==> run A: inputs <==
Design cpu_system, start of the top module:
module cpu_system(
    input          clk,
    input          reset,
    output         imem_read,
    output [5:0]   imem_addr,
    input  [127:0] imem_rdata,
    input          imem_busywait,
    output         dmem_read,
    output         dmem_write,
    output [5:0]   dmem_addr,
    output [31:0]  dmem_wdata,
    input  [31:0]  dmem_rdata,
    input          dmem_busywait,
    output         ret_valid,
    output [31:0]  ret_pc,
    output         ret_rf_we,
    output [2:0]   ret_rf_waddr,
    output [7:0]   ret_rf_wdata
);
export LEC_CHECK = 0
export ABC_AREA = 0
export CAP_MARGIN = 20
export CORE_MARGIN = 2
export CORE_UTILIZATION = 70
export CTS_CLUSTER_SIZE = 39
export SETUP_SLACK_MARGIN = 0.96
export SLEW_MARGIN = 20
create_clock -name core_clock -period 3.46 [get_ports {clk}]
run.sh (not shown) runs the stock make flow with config.mk's settings and CLKGATE_MAP_FILE=.
==> inputs of run X, as changes to run A <==
- ABC_AREA: 0 -> unset
- CELL_PAD_IN_SITES_GLOBAL_PLACEMENT: unset -> 1
- CORE_UTILIZATION: 70 -> 46
- CTS_CLUSTER_SIZE: 39 -> 34
- GPL_ROUTABILITY_DRIVEN: unset -> 0
- GPL_TIMING_DRIVEN: unset -> 0
- MAX_ROUTING_LAYER: unset -> met4
- MIN_ROUTING_LAYER: unset -> met1
- PLACE_DENSITY: unset -> 0.61
- SETUP_SLACK_MARGIN: 0.96 -> unset
- TNS_END_PERCENT: unset -> 30
==> flow/constraint.sdc (replaced) <==
create_clock -name core_clock -period 15.1 [get_ports {clk}]
set_input_delay 3.0200 -clock core_clock [delete_from_list [all_inputs] [get_ports {clk}]]
set_output_delay 3.0200 -clock core_clock [all_outputs]
set_load 0.01 [all_outputs]
==> comparison table <==
item                                                                                run A       run X
H-tree levels                                                                           3           4
Simple-gate share of the synthesized area                                          0.0880      0.0880
Run status                                                      aborted with a tool error  timing/DRC/antenna clean
Last stage reached                                               global routing (5_1_grt)           -
Flip-flops with a built-in enable                                                    1136        1136
Count of hold-fix buffers inserted at cts                                               0           0
Die W                                                                              281 µm      345 µm
Placed Instance Area                                                            63300 µm²   59600 µm²
Number of CTS-inserted buffers                                                        112         130
Placeable core region                                                           75900 µm²  116000 µm²
Fp_density                                                                          0.706       0.463
Dpl cells                                                                            5343        5437
Maximum number of buffers from clock root to sink                                       3           3
Total die size                                                                  78900 µm²  119000 µm²
Portion of the post-synthesis area used by sequential elements                      0.661       0.661
Total of cells resized after clock tree synthesis                                     507           0
Pre-CTS worst setup slack                                                        -4.41 ns     1.29 ns
Flop and latch count out of synthesis                                                1203        1203
Die height                                                                         281 µm      345 µm
Site row count                                                                        101         125
Warning count from the yosys run                                                       14          14
Yosys Instances                                                                      3587        3587
Yosys stat area                                                                 53600 µm²   53600 µm²
Post-CTS Setup Bufs                                                                   108           0
Half-perimeter wire length of the detailed placement result                        116 mm      118 mm

---

==> trial 18 <==
cpu_system again, from the RTL that the note above started with.
clock: 5.4 ns
lec_check: 0
cap_margin: 20
cell_pad_in_sites_global_placement: 1
core_aspect_ratio: 1.58
core_margin: 2
core_utilization: 61
cts_cluster_size: 34
gpl_routability_driven: 0
hold_slack_margin: 0.29
min_routing_layer: met1
place_density_lb_addon: 0.01
setup_slack_margin: 1.57
slew_margin: 20
==> build 27 (differences from trial 18) <==
CORE_ASPECT_RATIO = unset   (was 1.58)
CORE_UTILIZATION = 59   (was 61)
CTS_CLUSTER_SIZE = 14   (was 34)
HOLD_SLACK_MARGIN = unset   (was 0.29)
PLACE_DENSITY = 0.61   (was unset)
PLACE_DENSITY_LB_ADDON = unset   (was 0.01)
SETUP_SLACK_MARGIN = unset   (was 1.57)
==> flow/constraint.sdc (replaced) <==
create_clock -name core_clock -period 6.99 [get_ports {clk}]
set_input_delay 1.3980 -clock core_clock [delete_from_list [all_inputs] [get_ports {clk}]]
set_output_delay 1.3980 -clock core_clock [all_outputs]
set_load 0.01 [all_outputs]
==> results <==
Between trial 18 and build 27, the lower via count is in build 27 (gap about 1.5%, measured against build 27).
In trial 18 the first-iteration DRC count is smaller than in build 27, by 10%.
Of trial 18 and build 27, build 27 has the higher die size (gap about 3%, measured against build 27).
Final area is about the same in build 27 and trial 18.
Between trial 18 and build 27, the lower global-route usage is in build 27 (gap 5.1 points).
Against build 27, the clock power of trial 18 is higher by 28%.
In synthesized cell count, build 27 and trial 18 do not differ.
Build 27 finished but failed the layout checks on capacitance limit, slew limit, setup timing. Trial 18 finished with setup timing left.
Against trial 18, the critical path depth of build 27 is higher by 1.
Clock-buffer cell count: trial 18 is lower than build 27 (28).
==> figures <==
Worst voltage drop across the vdd grid: build 27 0.235 mV; trial 18 0.345 mV
Result of the run: build 27 failed layout checks; trial 18 failed layout checks
Layout check failures: build 27 capacitance limit, slew limit, setup timing; trial 18 setup timing
Via-per-instance ratio: build 27 6.43; trial 18 6.45
DIE WIDTH: build 27 306 µm; trial 18 240 µm
Longest individual stage delay on the worst path: build 27 530 ps; trial 18 520 ps
DR vias: build 27 36800; trial 18 37400
Switching power of the nets: build 27 4.64 mW; trial 18 5.93 mW
Sw frac: build 27 26.3%; trial 18 26.1%
Worst path buffer plus inverter count: build 27 7; trial 18 9
Max-slew violation count: build 27 16; trial 18 0
Global-route wire length before repair: build 27 227 mm; trial 18 247 mm
DIE HEIGHT: build 27 306 µm; trial 18 377 µm
Multi-input gates: build 27 2118; trial 18 2120
Ant. Diodes: build 27 10; trial 18 7
Met2 routed wirelength: build 27 78.6 mm; trial 18 84.5 mm
Count of instances resized after the clock tree is built: build 27 517; trial 18 442
Largest fanout of any net on the critical path: build 27 6; trial 18 15
Transition time at the pin with the least slew margin: build 27 1540 ps; trial 18 1130 ps
Endpoint, Worst Hold: build 27 myInstruct_Cache_Controller.ValidBit_array[0]; trial 18 myCache_Controller.ValidBit_array[2]
Power is estimated from default activity; no workload was simulated.
